==> inputs of willow <==
==> flow/design.v <==
module fp10 #(
    parameter HALF = 100          
)(
    input  wire clk_in,
    input  wire reset,
    output wire tick
);
    reg [22:0] counter;
    reg clk_out;
    always @(posedge clk_in or posedge reset) begin
        if (reset) begin
            counter <= 0;
            clk_out <= 0;
        end
        else if (counter == HALF - 1) begin
            counter <= 0;
            clk_out <= ~clk_out;
        end
        else begin
            counter <= counter + 1;
        end
    end
    assign tick = (counter == HALF - 1) && ~clk_out;
endmodule
module miao10(clk, reset, tick, cout, qout);
input clk, reset, tick;
output cout;
output reg [7:0] qout;
always@(posedge clk or posedge reset) begin
   if (reset)
      qout <= 0;
   else if (tick) begin
      if(qout == 4)
         qout <= 0;
      else
         qout <= qout + 1;
   end
end
assign cout = (qout == 4) ? 1 : 0;
endmodule
module miao(qout,reset,clk,tick,cin,secin1,cout);
input clk,reset,tick,cin;
input [7:0] secin1;
output reg[7:0] qout;
output cout;
always@(posedge clk or posedge reset)
begin
	if(reset) qout<=0;
	else if(tick && cin)
	begin
   if(qout==59) begin qout<=0;end
	        else qout<=qout+1;end
end
assign cout=((qout==59)&&(secin1==4))?1:0;
endmodule
module fen(qout,am,am_fall,reset,clk,tick,cin,cout,nout,secin,secin1,naozhong);
input clk,reset,tick,am,am_fall,cin,naozhong;
input [7:0] secin;
input [7:0] secin1;
output reg[7:0] qout;
output reg[7:0] nout;
output   cout;
always@(posedge clk or posedge reset)
begin
	if(reset) qout<=0;
	else if(tick&&(~naozhong)&&(~am||cin))
	begin
   if(qout==59) begin qout<=0;end
	        else qout<=qout+1;end
end
always@(posedge clk or posedge reset)
begin
	if(reset) nout<=0;
	else if(am_fall&&naozhong)
	begin
	if(nout==59) begin nout<=0;end
		     else nout<=nout+1;end
end
assign cout=((qout==59)&&(secin==59)&&(secin1==4))?1:0;
endmodule
module shi(qout,ah,ah_fall,reset,clk,tick,cin,naozhong,nout);
input clk,reset,tick,ah,ah_fall,cin,naozhong;
output reg[7:0] qout;
output reg[7:0] nout;
always@(posedge clk or posedge reset)
begin
	if(reset) qout<=0;
	else if(tick&&(~naozhong)&&(~ah||cin))
	begin
   if(qout==23) qout<=0;
	        else qout<=qout+1;end
end
always@(posedge clk or posedge reset)
begin
	if(reset) nout<=0;
	else if(ah_fall&&naozhong)
	begin
	if(nout==23) begin nout<=0;end
		     else nout<=nout+1;end
end
endmodule
module alarm(en,clk,tick,reset,cin,set,shi,daodian,min,miao);
input [7:0] shi;
input [7:0] min;
input [7:0] miao;
input reset,cin,clk,tick,en;
output reg[7:0] set;
output daodian;
always@(posedge clk or posedge reset)
begin
	if(reset) set<=0;
	else if(tick)
	begin
		if(set==23)
		set<=0;
		else if(~cin)
		set<=set+1;
	end
end
assign daodian=(en&&(min==8'b0)&&(miao < 10))?1:0;
endmodule
module naozhong(
    input wire [7:0] shi_nao,
    input wire [7:0] shi_date,
    input wire [7:0] fen_nao,
    input wire [7:0] fen_date,
    input wire switch, clk, reset, tick,
    input wire switch_rise,
    output reg audio
);
    reg en_reg;
    reg alarm_enabled;
    always @(posedge clk or posedge reset)
    begin
        if (reset)
            en_reg <= 0;
        else if (tick)
        begin
            if (switch)
            begin
                en_reg <= 1;
            end
            else
                en_reg <= 0;
        end
    end
    always @(posedge clk or posedge reset)
    begin
        if (reset)
            alarm_enabled <= 1;
        else if (switch_rise)
            alarm_enabled <= !alarm_enabled;
    end
    always @(posedge clk or posedge reset)
    begin
        if (reset)
            audio <= 0;
        else if (tick)
        begin
            if (alarm_enabled && en_reg && (shi_nao == shi_date)&&(fen_nao == fen_date))
                audio <= 1;
            else
                audio <= 0;
        end
    end
endmodule
module audio(
    input wire clk,            
    input wire reset,          
    input wire en,             
    output wire pwm_out        
);
    parameter C4 = 261;
    parameter D4 = 293;
    parameter E4 = 329;
    parameter F4 = 349;
    parameter G4 = 392;
    parameter A4 = 440;
    parameter B4 = 493;
    parameter E_DI = 82;
    parameter FS = 93;
    parameter CLK_FREQ = 50000;
    parameter LONG  = 2000;
    parameter SHORT = 1000;
    reg [31:0] counter;
    reg [31:0] pwm_duty_cycle;   
    reg [31:0] note_freq;
    reg [31:0] note_duration_counter;
    reg [3:0] note_index;   
    function [31:0] note_table;
        input [3:0] idx;
        case (idx)
            4'd0:  note_table = D4;
            4'd1:  note_table = G4;
            4'd2:  note_table = B4;
            4'd3:  note_table = G4;
            4'd4:  note_table = A4;
            4'd5:  note_table = D4;
            4'd6:  note_table = E4;
            4'd7:  note_table = B4;
            4'd8:  note_table = G4;
            4'd9:  note_table = E_DI;
            4'd10: note_table = D4;
            4'd11: note_table = B4;
            4'd12: note_table = G4;
            4'd13: note_table = E_DI;
            4'd14: note_table = B4;
            4'd15: note_table = FS;
            default: note_table = B4;
        endcase
    endfunction
    function [31:0] duration_table;
        input [3:0] idx;
        case (idx)
            4'd5, 4'd6: duration_table = SHORT;
            default:    duration_table = LONG;
        endcase
    endfunction
    always @(posedge clk or posedge reset) begin
        if (reset) begin
            counter <= 0;
            pwm_duty_cycle <= 0;
        end else if (en) begin
            if (counter >= CLK_FREQ / note_freq) begin
                counter <= 0;
                pwm_duty_cycle <= ~pwm_duty_cycle;
            end else begin
                counter <= counter + 1;
            end
        end
    end
    always @(posedge clk or posedge reset) begin
        if (reset) begin
            note_index <= 0;
            note_freq <= note_table(4'd0);
            note_duration_counter <= 0;
        end else if (en) begin
            if (note_duration_counter >= duration_table(note_index)) begin
                note_duration_counter <= 0;
                note_index <= (note_index + 1) % 8;   
                note_freq <= note_table(note_index);
            end else begin
                note_duration_counter <= note_duration_counter + 1;
            end
        end
    end
    assign pwm_out = pwm_duty_cycle;
endmodule
module bcd(
	input	[7:0]	bin_in,
	output	[9:0]	bcd_out
    );
reg [3:0] ones;
reg [3:0] tens;
reg [1:0] hundreds;
integer i;
always @(*) begin
	ones 		= 4'd0;
	tens 		= 4'd0;
	hundreds 	= 2'd0;
	for(i = 7; i >= 0; i = i - 1) begin
		if (ones >= 4'd5) 		ones = ones + 4'd3;
		if (tens >= 4'd5) 		tens = tens + 4'd3;
		if (hundreds >= 4'd5)	hundreds = hundreds + 4'd3;
		hundreds = {hundreds[0],tens[3]};
		tens	 = {tens[2:0],ones[3]};
		ones	 = {ones[2:0],bin_in[i]};
	end
end	
assign bcd_out = {hundreds, tens, ones};
endmodule
module display(qin,sig);
input[3:0] qin;
output reg [0:6]sig;
always@(qin)
begin case(qin)
4'd0:sig=7'b0000001;
4'd1:sig=7'b1001111;
4'd2:sig=7'b0010010;
4'd3:sig=7'b0000110;
4'd4:sig=7'b1001100;
4'd5:sig=7'b0100100;
4'd6:sig=7'b0100000;
4'd7:sig=7'b0001111;
4'd8:sig=7'b0000000;
4'd9:sig=7'b0000100;
default:sig=7'b0000001;
endcase
end 
endmodule 
module mux2to1 (
   input wire [7:0] a,    
	input wire [7:0] b, 	 
   input wire sel,  
   output wire [7:0] y   
);
    assign y = (sel) ? a : b;
endmodule
module shuzizhong(
    input wire clk1,         
    input wire reset,        
    input wire ah1,          
    input wire am1,          
    input wire alarm1,       
    input wire en,           
    input wire naozhong,     
    output wire [0:6] shi,       
    output wire [0:6] ge,        
    output wire [0:6] min_shi,   
    output wire [0:6] min_ge,    
    output wire [0:6] sec_shi,   
    output wire [0:6] sec_ge,    
    output wire daodian,     
    output wire audio        
);
    wire tick;               
    wire [7:0] bb, miao1, fen1, shi1, nao_fen, nao_shi, set1;
    wire cout10, cout_miao, cout_fen, ring;
    wire [7:0] y_shi, y_fen, y_miao;
    wire [9:0] out, fen, miao;
    fp10 a(.clk_in(clk1), .reset(reset), .tick(tick));
    reg ah_s, ah, am_s, am, alarm_s, alarm;
    always @(posedge clk1 or posedge reset) begin
        if (reset) begin
            ah_s <= 1; ah <= 1;
            am_s <= 1; am <= 1;
            alarm_s <= 0; alarm <= 0;
        end else if (tick) begin
            ah_s <= ah1; ah <= ah_s;
            am_s <= am1; am <= am_s;
            alarm_s <= alarm1; alarm <= alarm_s;
        end
    end
    wire ah_fall = tick && ah && ~ah_s;
    wire am_fall = tick && am && ~am_s;
    wire alarm_rise = tick && ~alarm && alarm_s;
    miao10 inst16(.clk(clk1), .reset(reset), .tick(tick), .cout(cout10), .qout(bb));
    miao inst20(.qout(miao1), .reset(reset), .clk(clk1), .tick(tick), .cin(cout10),
                .secin1(bb), .cout(cout_miao));
    fen inst24(.qout(fen1), .am(am), .am_fall(am_fall), .reset(reset), .clk(clk1), .tick(tick),
               .cin(cout_miao), .cout(cout_fen), .nout(nao_fen), .secin(miao1), .secin1(bb),
               .naozhong(naozhong));
    shi inst19(.qout(shi1), .ah(ah), .ah_fall(ah_fall), .reset(reset), .clk(clk1), .tick(tick),
               .cin(cout_fen), .naozhong(naozhong), .nout(nao_shi));
    alarm inst3(.en(en), .clk(clk1), .tick(tick), .reset(reset), .cin(alarm), .set(set1),
                .shi(shi1), .daodian(daodian), .min(fen1), .miao(miao1));
    naozhong inst6(.shi_nao(nao_shi), .shi_date(shi1), .fen_nao(nao_fen), .fen_date(fen1),
                   .switch(alarm), .clk(clk1), .reset(reset), .tick(tick),
                   .switch_rise(alarm_rise), .audio(ring));
    audio inst5(.clk(clk1), .reset(reset), .en(ring), .pwm_out(audio));
    mux2to1 nn(.a(nao_shi), .b(shi1), .sel(naozhong), .y(y_shi));
    mux2to1 mm(.a(nao_fen), .b(fen1), .sel(naozhong), .y(y_fen));
    mux2to1 jj(.a(8'd0), .b(miao1), .sel(naozhong), .y(y_miao));
    bcd inst4(.bin_in(y_shi), .bcd_out(out));
    bcd inst(.bin_in(y_fen), .bcd_out(fen));
    bcd inst9(.bin_in(y_miao), .bcd_out(miao));
    display inst1(.qin(out[7:4]), .sig(shi));
    display inst2(.qin(out[3:0]), .sig(ge));
    display inst10(.qin(fen[7:4]), .sig(min_shi));
    display inst11(.qin(fen[3:0]), .sig(min_ge));
    display inst12(.qin(miao[7:4]), .sig(sec_shi));
    display inst13(.qin(miao[3:0]), .sig(sec_ge));
endmodule
==> flow/run.sh <==
#!/bin/bash
# the make line also repeats each setting of config.mk as NAME=value (left out here)
make -C /OpenROAD-flow-scripts/flow DESIGN_CONFIG=/design/flow/config.mk WORK_HOME=/design/flow/orfs CLKGATE_MAP_FILE= finish
==> flow/config.mk <==
export PLATFORM = sky130hd
export DESIGN_NAME = shuzizhong
export DESIGN_NICKNAME = shuzizhong
export VERILOG_FILES = /design/flow/design.v
export SDC_FILE = /design/flow/constraint.sdc
export NUM_CORES = 4
export LEC_CHECK = 0
export ABC_AREA = 1
export CAP_MARGIN = 20
export CORE_MARGIN = 2
export CORE_UTILIZATION = 70
export CTS_CLUSTER_DIAMETER = 201
export SETUP_SLACK_MARGIN = 0.77
export SLEW_MARGIN = 20
==> flow/constraint.sdc <==
create_clock -name core_clock -period 10.7 [get_ports {clk1}]
set_input_delay 2.1400 -clock core_clock [delete_from_list [all_inputs] [get_ports {clk1}]]
set_output_delay 2.1400 -clock core_clock [all_outputs]
set_load 0.01 [all_outputs]
==> inputs of lagoon, as changes to willow <==
Settings changed: CTS_CLUSTER_DIAMETER 201 to 196, CTS_CLUSTER_SIZE set to 39, HOLD_SLACK_MARGIN set to 0.3, SETUP_SLACK_MARGIN 0.77 to 2.52.
==> notes <==
- lagoon died in clock tree synthesis, error DPL-0033. willow finished but fails on setup timing.
- In synthesized cell count, willow and lagoon do not differ.
- In die size, willow and lagoon do not differ.
- In area after synthesis, willow and lagoon do not differ.

========
==> v6: inputs <==
RTL: the design.v shown in full above, as it stands there.
make LEC_CHECK=0 CAP_MARGIN=10 CELL_PAD_IN_SITES_DETAIL_PLACEMENT=1 CELL_PAD_IN_SITES_GLOBAL_PLACEMENT=3 CORE_ASPECT_RATIO=0.67 CORE_MARGIN=2 CORE_UTILIZATION=17 GPL_ROUTABILITY_DRIVEN=0 GPL_TIMING_DRIVEN=1 MIN_ROUTING_LAYER=met1 SLEW_MARGIN=20 finish   # period 25.0 ns
run.sh (not shown) runs the stock make flow with config.mk's settings and CLKGATE_MAP_FILE=.
==> v23 (differences from v6) <==
- TNS_END_PERCENT: default -> 5
==> flow/constraint.sdc (replaced) <==
create_clock -name core_clock -period 12.0 [get_ports {clk1}]
set_input_delay 2.4000 -clock core_clock [delete_from_list [all_inputs] [get_ports {clk1}]]
set_output_delay 2.4000 -clock core_clock [all_outputs]
set_load 0.01 [all_outputs]
==> v10 (differences from v6) <==
- ABC_AREA: default -> 1
- CAP_MARGIN: 10 -> 20
- CELL_PAD_IN_SITES_DETAIL_PLACEMENT: 1 -> default
- CELL_PAD_IN_SITES_GLOBAL_PLACEMENT: 3 -> default
- CORE_ASPECT_RATIO: 0.67 -> default
- CORE_UTILIZATION: 17 -> 68
- CTS_CLUSTER_DIAMETER: default -> 201
- GPL_ROUTABILITY_DRIVEN: 0 -> default
- GPL_TIMING_DRIVEN: 1 -> default
- MIN_ROUTING_LAYER: met1 -> default
==> flow/constraint.sdc (replaced) <==
create_clock -name core_clock -period 13.2 [get_ports {clk1}]
set_input_delay 2.6400 -clock core_clock [delete_from_list [all_inputs] [get_ports {clk1}]]
set_output_delay 2.6400 -clock core_clock [all_outputs]
set_load 0.01 [all_outputs]
==> comparison table <==
	v6	v10	v23
Result of the run	no timing/DRC/antenna violations	no timing/DRC/antenna violations	failed layout checks
Layout check failures	-	-	setup timing
Worst-path fanout max	28	15	8
Switching Share	23.6%	32.2%	25.0%
RR Startpoint	inst5.note_freq[3]$_DFFE_PP0P_	inst5.note_freq[5]$_DFFE_PP1P_	inst5.note_freq[4]$_DFFE_PP0P_
Die x size	366 um	154 um	366 um
Share of power burned in combinational logic	3.7%	30.4%	3.8%
Number of buffers outside the clock class in the layout	58	87	435
Worst hold path depth	2	1	1
Start point of the critical path	inst5.note_freq[3]$_DFFE_PP0P_	naozhong	inst5.note_freq[4]$_DFFE_PP0P_
Syn nets	1,999	2,458	1,999
Sequential power share	46.7%	33.8%	47.1%
Final setup violating endpoints	0	0	33
Setup TNS	0 ps	0 ps	-76,800 ps
Largest net degree at the start of global routing	70	86	55
Routed wire per std cell	15.3 um	13.8 um	15.5 um
Maximum clock skew at final layout	11.2 ps	9.81 ps	14.9 ps
Initial Utilization	17.3%	68.6%	17.3%
Number of buffers and inverters on the critical path	7	11	19
Pre-CTS setup slack	5350 ps	-274 ps	-2700 ps
Global-route wire length before repair	76.8 mm	62.1 mm	86.7 mm
Floorplan die height	247 um	154 um	247 um
Synthesis-to-layout area growth	16.1%	11.7%	42.5%
CP most frequent cell	ha_1	-	buf_4
Latest clock arrival within the worst-skew pair	440 ps	440 ps	450 ps
Critical Path End Type	flop	primary output	flop
Length of routed wiring on met1	26.5 mm	16.9 mm	29.1 mm
Sequential fraction of the synthesis area	26.2%	25.4%	26.2%

========
==> inputs of exp/cedar <==
Starts from the design.v that is shown in full above.
==> flow/config.mk <==
export PLATFORM = sky130hd
export DESIGN_NAME = shuzizhong
export DESIGN_NICKNAME = shuzizhong
export VERILOG_FILES = /design/flow/design.v
export SDC_FILE = /design/flow/constraint.sdc
export NUM_CORES = 4
export LEC_CHECK = 0
export ABC_AREA = 1
export CAP_MARGIN = 20
export CORE_MARGIN = 2
export CORE_UTILIZATION = 68
export CTS_CLUSTER_DIAMETER = 367
export SLEW_MARGIN = 20
==> flow/constraint.sdc <==
create_clock -name core_clock -period 12.7 [get_ports {clk1}]
set_input_delay 2.5400 -clock core_clock [delete_from_list [all_inputs] [get_ports {clk1}]]
set_output_delay 2.5400 -clock core_clock [all_outputs]
set_load 0.01 [all_outputs]
==> inputs of exp/pepper, as changes to exp/cedar <==
Settings changed: ABC_AREA 1 to not set, CORE_UTILIZATION 68 to 24, CTS_CLUSTER_DIAMETER 367 to not set.
==> flow/constraint.sdc (replaced) <==
create_clock -name core_clock -period 19.3 [get_ports {clk1}]
set_input_delay 3.8600 -clock core_clock [delete_from_list [all_inputs] [get_ports {clk1}]]
set_output_delay 3.8600 -clock core_clock [all_outputs]
set_load 0.01 [all_outputs]
==> inputs of exp/harbor, as changes to exp/cedar <==
Settings changed: CTS_CLUSTER_SIZE set to 99, SETUP_SLACK_MARGIN set to 3.1.
==> flow_summary.toml <==
# implementation run metrics
[synthesis]
synth-seq-area-share = 0.254
synthMostInstantiatedCell = "sky130_fd_sc_hd__nand2_1"
mux_share = 0.000650

[run_status]
stop_stage = "global routing"
firstError = "[ERROR GRT-0232] Routing congestion too high. Check the congestion heatmap in the GUI."
result_of_the_run = "stopped before the end"

[floorplan]
die_width_um = 154

[grt]
groute.layer.met3.usage = 0.751

[clock_network]
postCtsSetupRepairBufs = 159
The numbers above come from exp/harbor.

==> flow_summary.toml <==
# implementation run metrics
[run_status]
result_of_the_run = "finished clean"

[synthesis]
synth-seq-area-share = 0.254
synthMostInstantiatedCell = "sky130_fd_sc_hd__nand2_1"

[grt]
groute.layer.met3.usage = 0.0686

[clock_network]
postCtsSetupRepairBufs = 4
The numbers above come from exp/cedar.

==> flow_summary.toml <==
# implementation run metrics
[run_status]
result_of_the_run = "finished clean"

[clock_network]
postCtsSetupRepairBufs = 0

[synthesis]
mux_share = 0.0486
synth-seq-area-share = 0.262
synthMostInstantiatedCell = "sky130_fd_sc_hd__nor2_1"
aoi_share = 0.201

[critical_path]
timing.rr.start = "inst5.note_freq[4]$_DFFE_PP0P_"

[floorplan]
die_width_um = 253

[grt]
groute.layer.met3.usage = 0.0150
antenna_violations_before_repair = 0
grt.met1_usage = 0.143
The numbers above come from exp/pepper.

Power and IR drop assume default switching activity.
